==> wip/amber <==
## CPU
module CPU(
    input             clk,
    input             rst,
    input      [31:0] data_out,
    input      [31:0] instr_out,
    output reg        instr_read,
    output reg        data_read,
    output reg [31:0] instr_addr,
    output reg [31:0] data_addr,
    output reg [3:0]  data_write,
    output reg [31:0] data_in
);
localparam S_IF  = 2'd0;
localparam S_ID  = 2'd1;
localparam S_EX  = 2'd2;
localparam S_MEM = 2'd3;
reg  [1:0]  state;
reg  [31:0] pc;
reg  [31:0] ir;
reg  [1:0]  ld_off;
wire [13:0] signal;
wire [31:0] rs1_data;
wire [31:0] rs2_data;
wire [31:0] imm;
wire [31:0] src2;
wire        zero;
wire [31:0] alu_out;
wire [31:0] pc_plus_imm;
wire [31:0] pc_plus4;
reg  [31:0] rd_data;
reg         reg_wrt;
reg  [31:0] next_pc;
reg  [31:0] ld_data;
wire [6:0] opcode = ir[6:0];
wire [2:0] funct3 = ir[14:12];
wire is_load   = (opcode == 7'b0000011);
wire is_store  = (opcode == 7'b0100011);
wire is_branch = (opcode == 7'b1100011);
wire is_jal    = (opcode == 7'b1101111);
wire is_jalr   = (opcode == 7'b1100111);
wire is_auipc  = (opcode == 7'b0010111);
decoder decoder(
.instr_out(ir),
.control_signal(signal)
);
regfile regfile(
.clk(clk),
.rs1_addr(instr_out[19:15]),
.rs2_addr(instr_out[24:20]),
.rd_addr(ir[11:7]),
.reg_wrt(reg_wrt),
.rd_data(rd_data),
.rs1_data(rs1_data),
.rs2_data(rs2_data)
);
immgen immgen(
.instr(ir),
.imm(imm)
);
assign pc_plus4    = pc + 32'd4;
assign pc_plus_imm = pc + imm;
assign src2 = signal[3] ? imm : rs2_data;
alu alu(
.rs1(rs1_data),
.rs2(src2),
.alu_control(signal[13:10]),
.funct3(funct3),
.funct7(ir[31:25]),
.zero(zero),
.alu_out(alu_out)
);
always @(*) begin
	case (funct3)
		3'b000: begin
			case (ld_off)
				2'd0: ld_data = {{24{data_out[7]}},  data_out[7:0]};
				2'd1: ld_data = {{24{data_out[15]}}, data_out[15:8]};
				2'd2: ld_data = {{24{data_out[23]}}, data_out[23:16]};
  ...
clock: 15.0 ns
lec_check: 0
cap_margin: 20
cell_pad_in_sites_global_placement: 3
core_margin: 2
core_utilization: 40
max_routing_layer: met4
min_routing_layer: met1
place_density: 0.41
setup_slack_margin: 0.11
slew_margin: 20
run.sh (not shown) runs the stock make flow with config.mk's settings and CLKGATE_MAP_FILE=.
==> wip/juniper: changes against wip/amber <==
- CELL_PAD_IN_SITES_GLOBAL_PLACEMENT: 3 -> not set
- CORE_UTILIZATION: 40 -> 72
- CTS_CLUSTER_DIAMETER: not set -> 332
- CTS_CLUSTER_SIZE: not set -> 97
- MAX_ROUTING_LAYER: met4 -> not set
- MIN_ROUTING_LAYER: met1 -> not set
- PLACE_DENSITY: 0.41 -> 0.42
- SETUP_SLACK_MARGIN: 0.11 -> not set
==> flow/constraint.sdc (replaced) <==
create_clock -name core_clock -period 8.1 [get_ports {clk}]
set_input_delay 1.6200 -clock core_clock [delete_from_list [all_inputs] [get_ports {clk}]]
set_output_delay 1.6200 -clock core_clock [all_outputs]
set_load 0.01 [all_outputs]
==> notes <==
wip/amber passed the timing, design-rule and antenna checks. wip/juniper stopped in global routing. Of wip/juniper and wip/amber, wip/amber has the higher die size (gap 44%, measured against wip/amber). In synthesized cell count, wip/juniper and wip/amber do not differ. In area after synthesis, wip/amber and wip/juniper do not differ.

========
==> build 59: inputs <==
==> flow/design.v <==
module alu(rs1,rs2,alu_control,funct3,funct7,zero,alu_out);
input [31:0] rs1;
input [31:0] rs2;
input [3:0] alu_control;
input [2:0] funct3;
input [6:0] funct7;
output reg zero;             
output reg[31:0] alu_out;
always @(*)begin
	alu_out=0;
	zero=0;
	case(alu_control)
		4'b0000:begin 
			case(funct3)
				0:begin
					if(funct7==7'b0000000)begin 
						alu_out=rs1+rs2;
					end
					else begin 
						alu_out=rs1-rs2;
					end
				end
				1:begin
					alu_out=rs1<<rs2[4:0];
				end
				2:begin
					alu_out=($signed(rs1) < $signed(rs2))?1:0;
				end
				3:begin
					alu_out=(rs1<rs2)?1:0;
				end
				4:begin
					alu_out=rs1^rs2;
				end
				5:begin
					if(funct7==7'b0000000)begin
						alu_out=rs1>>rs2[4:0];
					end
					else begin
						alu_out=$signed(rs1)>>>rs2[4:0];
					end
				end
				6:begin
					alu_out=rs1|rs2;
				end
				default:begin
					alu_out=rs1&rs2;
				end
			endcase
		end
		4'b0001:begin 
			alu_out=rs1+rs2;
		end
		4'b0010:begin 
			case(funct3)
				0:begin
					alu_out=rs1+rs2;
				end
				1:begin
					alu_out=rs1<<rs2[4:0];
				end
				2:begin
					alu_out=($signed(rs1)<$signed(rs2))?1:0;
				end
				3:begin
					alu_out=(rs1<rs2)?1:0;
				end
				4:begin
					alu_out=rs1^rs2;
				end
				5:begin
					if(rs2[11:5]==7'b0000000)begin
						alu_out=rs1>>rs2[4:0];
					end
					else begin
						alu_out=$signed(rs1)>>>rs2[4:0];
					end
				end
				6:begin
					alu_out=rs1|rs2;
				end
				default:begin
					alu_out=rs1&rs2;
				end
			endcase
		end
		4'b0011:begin 
			alu_out=rs1+rs2;
		end
		4'b0100:begin 
			case(funct3)
				0:zero=(rs1==rs2);
				1:zero=(rs1!=rs2);
				4:zero=($signed(rs1)<$signed(rs2));
				5:zero=($signed(rs1)>=$signed(rs2));
				6:zero=(rs1<rs2);
				7:zero=(rs1>=rs2);
				default:zero=0;
			endcase
		end
		4'b0101:begin 
			alu_out=rs2;
		end
		4'b0110:begin 
			alu_out=rs1+rs2;
		end
		default:begin
			alu_out=0;
			zero=0;
		end
	endcase
end
endmodule
module decoder(instr_out,control_signal);
input [31:0] instr_out;
output reg [13:0] control_signal;
always @(*) begin
case (instr_out[6:0])
	7'b0110011:begin 
		control_signal=14'b0000_1100_00_0001;
		end
	7'b0000011:begin 
		control_signal=14'b0001_1110_00_1000;
		end
	7'b0010011:begin 
		control_signal=14'b0010_1100_00_1001;
		end
	7'b0100011:begin 
		control_signal=14'b0011_0101_00_1000;
		end
	7'b1100011:begin 
		control_signal=14'b0100_0100_11_0000;
		end
	7'b0110111:begin 
		control_signal=14'b0101_1111_00_1111;
		end
	7'b1100111:begin 
		control_signal=14'b0110_1011_10_1011;
		end
	7'b0010111:begin 
		control_signal=14'b0111_1100_00_0111;
		end
	7'b1101111:begin 
		control_signal=14'b1000_1000_01_0011;
		end
	default:
		control_signal=14'b0000_0000_00_0000;
endcase
end
endmodule
module immgen(instr,imm);
input [31:0] instr;
output reg [31:0]imm;
always@(*)begin
	case(instr[6:0])
		7'b0000011,7'b0010011,7'b1100111:begin           
			if(instr[31]==1)begin 
				imm={{20{1'b1}},instr[31:20]};
			end
			else begin
				imm={{20{1'b0}},instr[31:20]};
			end
		end
		7'b0100011:begin 
			if(instr[31]==1)begin
				imm = {{20{1'b1}} , instr[31:25] , instr[11:7]};
			end
			else begin
				imm = {{20{1'b0}} , instr[31:25] , instr[11:7]};
			end
		end
		7'b1100011:begin  
			if(instr[31]==1)begin
				imm = {{19{1'b1}} , instr[31] , instr[7] , instr[30:25] , instr[11:8],1'b0};
			end
			else begin
				imm = {{19{1'b0}} , instr[31] , instr[7] , instr[30:25] , instr[11:8],1'b0};
			end
		end
		7'b0010111,7'b0110111:begin 
			imm={instr[31:12],{12{1'b0}}};
		end
		7'b1101111:begin 
			if(instr[31]==1)begin
				imm = {{11{1'b1}} , instr[31] , instr[19:12] , instr[20] , instr[30:21] , 1'b0};
			end
			else begin
				imm = {{11{1'b0}} , instr[31] , instr[19:12] , instr[20] , instr[30:21] , 1'b0};
			end
		end
		default:begin
			imm=0;
		end
	endcase
end
endmodule
module regfile(clk,rs1_addr,rs2_addr,rd_addr,reg_wrt,rd_data,rs1_data,rs2_data);
input clk;
input [4:0] rs1_addr;
input [4:0] rs2_addr;
input [4:0] rd_addr;
input reg_wrt;
input [31:0] rd_data;
output reg[31:0] rs1_data;
output reg[31:0] rs2_data;
reg [31:0] r [1:31];
always@(posedge clk) begin
	rs1_data <= (rs1_addr == 5'd0) ? 32'd0 : r[rs1_addr];
	rs2_data <= (rs2_addr == 5'd0) ? 32'd0 : r[rs2_addr];
	if(reg_wrt && rd_addr != 5'd0)
		r[rd_addr] <= rd_data;
end
endmodule
module CPU(
    input             clk,
    input             rst,
    input      [31:0] data_out,
    input      [31:0] instr_out,
    output reg        instr_read,
    output reg        data_read,
    output reg [31:0] instr_addr,
    output reg [31:0] data_addr,
    output reg [3:0]  data_write,
    output reg [31:0] data_in
);
localparam S_IF  = 2'd0;
localparam S_ID  = 2'd1;
localparam S_EX  = 2'd2;
localparam S_MEM = 2'd3;
reg  [1:0]  state;
reg  [31:0] pc;
reg  [31:0] ir;
reg  [1:0]  ld_off;
wire [13:0] signal;
wire [31:0] rs1_data;
wire [31:0] rs2_data;
wire [31:0] imm;
wire [31:0] src2;
wire        zero;
wire [31:0] alu_out;
wire [31:0] pc_plus_imm;
wire [31:0] pc_plus4;
reg  [31:0] rd_data;
reg         reg_wrt;
reg  [31:0] next_pc;
reg  [31:0] ld_data;
wire [6:0] opcode = ir[6:0];
wire [2:0] funct3 = ir[14:12];
wire is_load   = (opcode == 7'b0000011);
wire is_store  = (opcode == 7'b0100011);
wire is_branch = (opcode == 7'b1100011);
wire is_jal    = (opcode == 7'b1101111);
wire is_jalr   = (opcode == 7'b1100111);
wire is_auipc  = (opcode == 7'b0010111);
decoder decoder(
.instr_out(ir),
.control_signal(signal)
);
regfile regfile(
.clk(clk),
.rs1_addr(instr_out[19:15]),
.rs2_addr(instr_out[24:20]),
.rd_addr(ir[11:7]),
.reg_wrt(reg_wrt),
.rd_data(rd_data),
.rs1_data(rs1_data),
.rs2_data(rs2_data)
);
immgen immgen(
.instr(ir),
.imm(imm)
);
assign pc_plus4    = pc + 32'd4;
assign pc_plus_imm = pc + imm;
assign src2 = signal[3] ? imm : rs2_data;
alu alu(
.rs1(rs1_data),
.rs2(src2),
.alu_control(signal[13:10]),
.funct3(funct3),
.funct7(ir[31:25]),
.zero(zero),
.alu_out(alu_out)
);
always @(*) begin
	case (funct3)
		3'b000: begin
			case (ld_off)
				2'd0: ld_data = {{24{data_out[7]}},  data_out[7:0]};
				2'd1: ld_data = {{24{data_out[15]}}, data_out[15:8]};
				2'd2: ld_data = {{24{data_out[23]}}, data_out[23:16]};
				default: ld_data = {{24{data_out[31]}}, data_out[31:24]};
			endcase
		end
		3'b001: ld_data = ld_off[1] ? {{16{data_out[31]}}, data_out[31:16]}
		                            : {{16{data_out[15]}}, data_out[15:0]};
		3'b100: begin
			case (ld_off)
				2'd0: ld_data = {24'd0, data_out[7:0]};
				2'd1: ld_data = {24'd0, data_out[15:8]};
				2'd2: ld_data = {24'd0, data_out[23:16]};
				default: ld_data = {24'd0, data_out[31:24]};
			endcase
		end
		3'b101: ld_data = ld_off[1] ? {16'd0, data_out[31:16]} : {16'd0, data_out[15:0]};
		default: ld_data = data_out;
	endcase
end
always @(*) begin
	if ((is_branch && zero) || is_jal)
		next_pc = pc_plus_imm;
	else if (is_jalr)
		next_pc = {alu_out[31:1], 1'b0};
	else
		next_pc = pc_plus4;
end
always @(*) begin
	reg_wrt = 1'b0;
	rd_data = alu_out;
	if (state == S_MEM) begin
		reg_wrt = 1'b1;
		rd_data = ld_data;
	end else if (state == S_EX && !is_load) begin
		reg_wrt = signal[9];
		if (is_jal || is_jalr)
			rd_data = pc_plus4;
		else if (is_auipc)
			rd_data = pc_plus_imm;
	end
end
always @(*) begin
	instr_read = (state == S_IF);
	instr_addr = pc;
	data_addr  = alu_out;
	data_read  = (state == S_EX) && is_load;
	data_write = 4'b0000;
	data_in    = rs2_data;
	if (state == S_EX && is_store) begin
		case (funct3)
			3'b000: begin
				data_write = 4'b0001 << alu_out[1:0];
				data_in    = {4{rs2_data[7:0]}};
			end
			3'b001: begin
				data_write = alu_out[1] ? 4'b1100 : 4'b0011;
				data_in    = {2{rs2_data[15:0]}};
			end
			default: data_write = 4'b1111;
		endcase
	end
end
always @(posedge clk) begin
	if (rst) begin
		state <= S_IF;
		pc    <= 32'd0;
	end else begin
		case (state)
			S_IF: state <= S_ID;
			S_ID: begin
				ir    <= instr_out;
				state <= S_EX;
			end
			S_EX: begin
				ld_off <= alu_out[1:0];
				if (is_load) begin
					state <= S_MEM;
				end else begin
					pc    <= next_pc;
					state <= S_IF;
				end
			end
			default: begin
				pc    <= pc_plus4;
				state <= S_IF;
			end
		endcase
	end
end
endmodule
==> flow/run.sh <==
#!/bin/bash
# the make line also repeats each setting of config.mk as NAME=value (left out here)
make -C /OpenROAD-flow-scripts/flow DESIGN_CONFIG=/design/flow/config.mk WORK_HOME=/design/flow/orfs CLKGATE_MAP_FILE= finish
==> flow/config.mk <==
export PLATFORM = sky130hd
export DESIGN_NAME = CPU
export DESIGN_NICKNAME = CPU
export VERILOG_FILES = /design/flow/design.v
export SDC_FILE = /design/flow/constraint.sdc
export NUM_CORES = 4
export LEC_CHECK = 0
export CAP_MARGIN = 20
export CELL_PAD_IN_SITES_GLOBAL_PLACEMENT = 1
export CORE_MARGIN = 2
export CORE_UTILIZATION = 58
export CTS_CLUSTER_SIZE = 50
export HOLD_SLACK_MARGIN = -0.1
export SETUP_SLACK_MARGIN = 0.96
export SLEW_MARGIN = 20
export TNS_END_PERCENT = 5
==> flow/constraint.sdc <==
create_clock -name core_clock -period 6.59 [get_ports {clk}]
set_input_delay 1.3180 -clock core_clock [delete_from_list [all_inputs] [get_ports {clk}]]
set_output_delay 1.3180 -clock core_clock [all_outputs]
set_load 0.01 [all_outputs]
==> build 16: changes against build 59 <==
- CELL_PAD_IN_SITES_GLOBAL_PLACEMENT: 1 -> unset
- CORE_UTILIZATION: 58 -> 61
- CTS_CLUSTER_SIZE: 50 -> 39
- HOLD_SLACK_MARGIN: -0.1 -> unset
- MAX_ROUTING_LAYER: unset -> met4
- SETUP_SLACK_MARGIN: 0.96 -> 1.32
==> flow/constraint.sdc (replaced) <==
create_clock -name core_clock -period 6.49 [get_ports {clk}]
set_input_delay 1.2980 -clock core_clock [delete_from_list [all_inputs] [get_ports {clk}]]
set_output_delay 1.2980 -clock core_clock [all_outputs]
set_load 0.01 [all_outputs]
==> trial 66: changes against build 59 <==
- CELL_PAD_IN_SITES_GLOBAL_PLACEMENT: 1 -> 0
- CORE_UTILIZATION: 58 -> 72
- CTS_CLUSTER_SIZE: 50 -> 14
- HOLD_SLACK_MARGIN: -0.1 -> unset
- PLACE_DENSITY_LB_ADDON: unset -> 0.02
- SETUP_SLACK_MARGIN: 0.96 -> 3.95
- TNS_END_PERCENT: 5 -> unset
==> flow/constraint.sdc (replaced) <==
create_clock -name core_clock -period 13.9 [get_ports {clk}]
set_input_delay 2.7800 -clock core_clock [delete_from_list [all_inputs] [get_ports {clk}]]
set_output_delay 2.7800 -clock core_clock [all_outputs]
set_load 0.01 [all_outputs]
==> qor summary <==
Outcome: build 59 failed layout checks; trial 66 did not finish; build 16 did not finish
Last stage reached: build 59 -; trial 66 5_1_grt; build 16 5_1_grt
Layout check failures: build 59 negative setup slack; trial 66 -; build 16 -
Resized cells post-CTS: build 59 491; trial 66 48; build 16 722
Area share of xor/xnor cells in the synthesized design: build 59 1.32%; trial 66 1.32%; build 16 1.32%
Die area: build 59 119000 µm²; trial 66 95900 µm²; build 16 113000 µm²
Die Width: build 59 344 µm; trial 66 310 µm; build 16 336 µm
Sinks on Clock Net: build 59 1126; trial 66 1126; build 16 1126
Post-place setup slack: build 59 -697 ps; trial 66 3650 ps; build 16 -455 ps
Cts bufs inserted: build 59 110; trial 66 107; build 16 108
Dpl hpwl: build 59 213000 µm; trial 66 216000 µm; build 16 231000 µm
Pre-Place Util: build 59 58.6%; trial 66 72.4%; build 16 61.6%
Cell Area, Synth: build 59 67200 µm²; trial 66 67200 µm²; build 16 67200 µm²
Post-Place Cell Area: build 59 75100 µm²; trial 66 70500 µm²; build 16 75800 µm²
Warning count from the yosys run: build 59 5; trial 66 5; build 16 5
Multiplexer area fraction after synthesis: build 59 21.0%; trial 66 21.0%; build 16 21.0%
Core region area: build 59 115000 µm²; trial 66 92900 µm²; build 16 109000 µm²
Async set or reset register ratio after synthesis: build 59 0%; trial 66 0%; build 16 0%
Yosys chip area: build 59 67200 µm²; trial 66 67200 µm²; build 16 67200 µm²
Count of standard-cell rows: build 59 124; trial 66 112; build 16 121
Post-CTS repair timing setup buffer count: build 59 104; trial 66 23; build 16 149
Portion of synthesized cell area occupied by the leading cell type: build 59 45.8%; trial 66 45.8%; build 16 45.8%
Placer Congestion: build 59 1.18; trial 66 1.27; build 16 1.17
Gate count of the mapped netlist: build 59 5421; trial 66 5421; build 16 5421
Post-synthesis share of cell area spent on and, or, nand and nor gates: build 59 9.10%; trial 66 9.10%; build 16 9.10%
Ys flops: build 59 1126; trial 66 1126; build 16 1126
Die outline height: build 59 344 µm; trial 66 310 µm; build 16 336 µm
Number of cells in the design after placement: build 59 7362; trial 66 6588; build 16 7414
Number of library cell types mapped by synthesis: build 59 113; trial 66 113; build 16 113
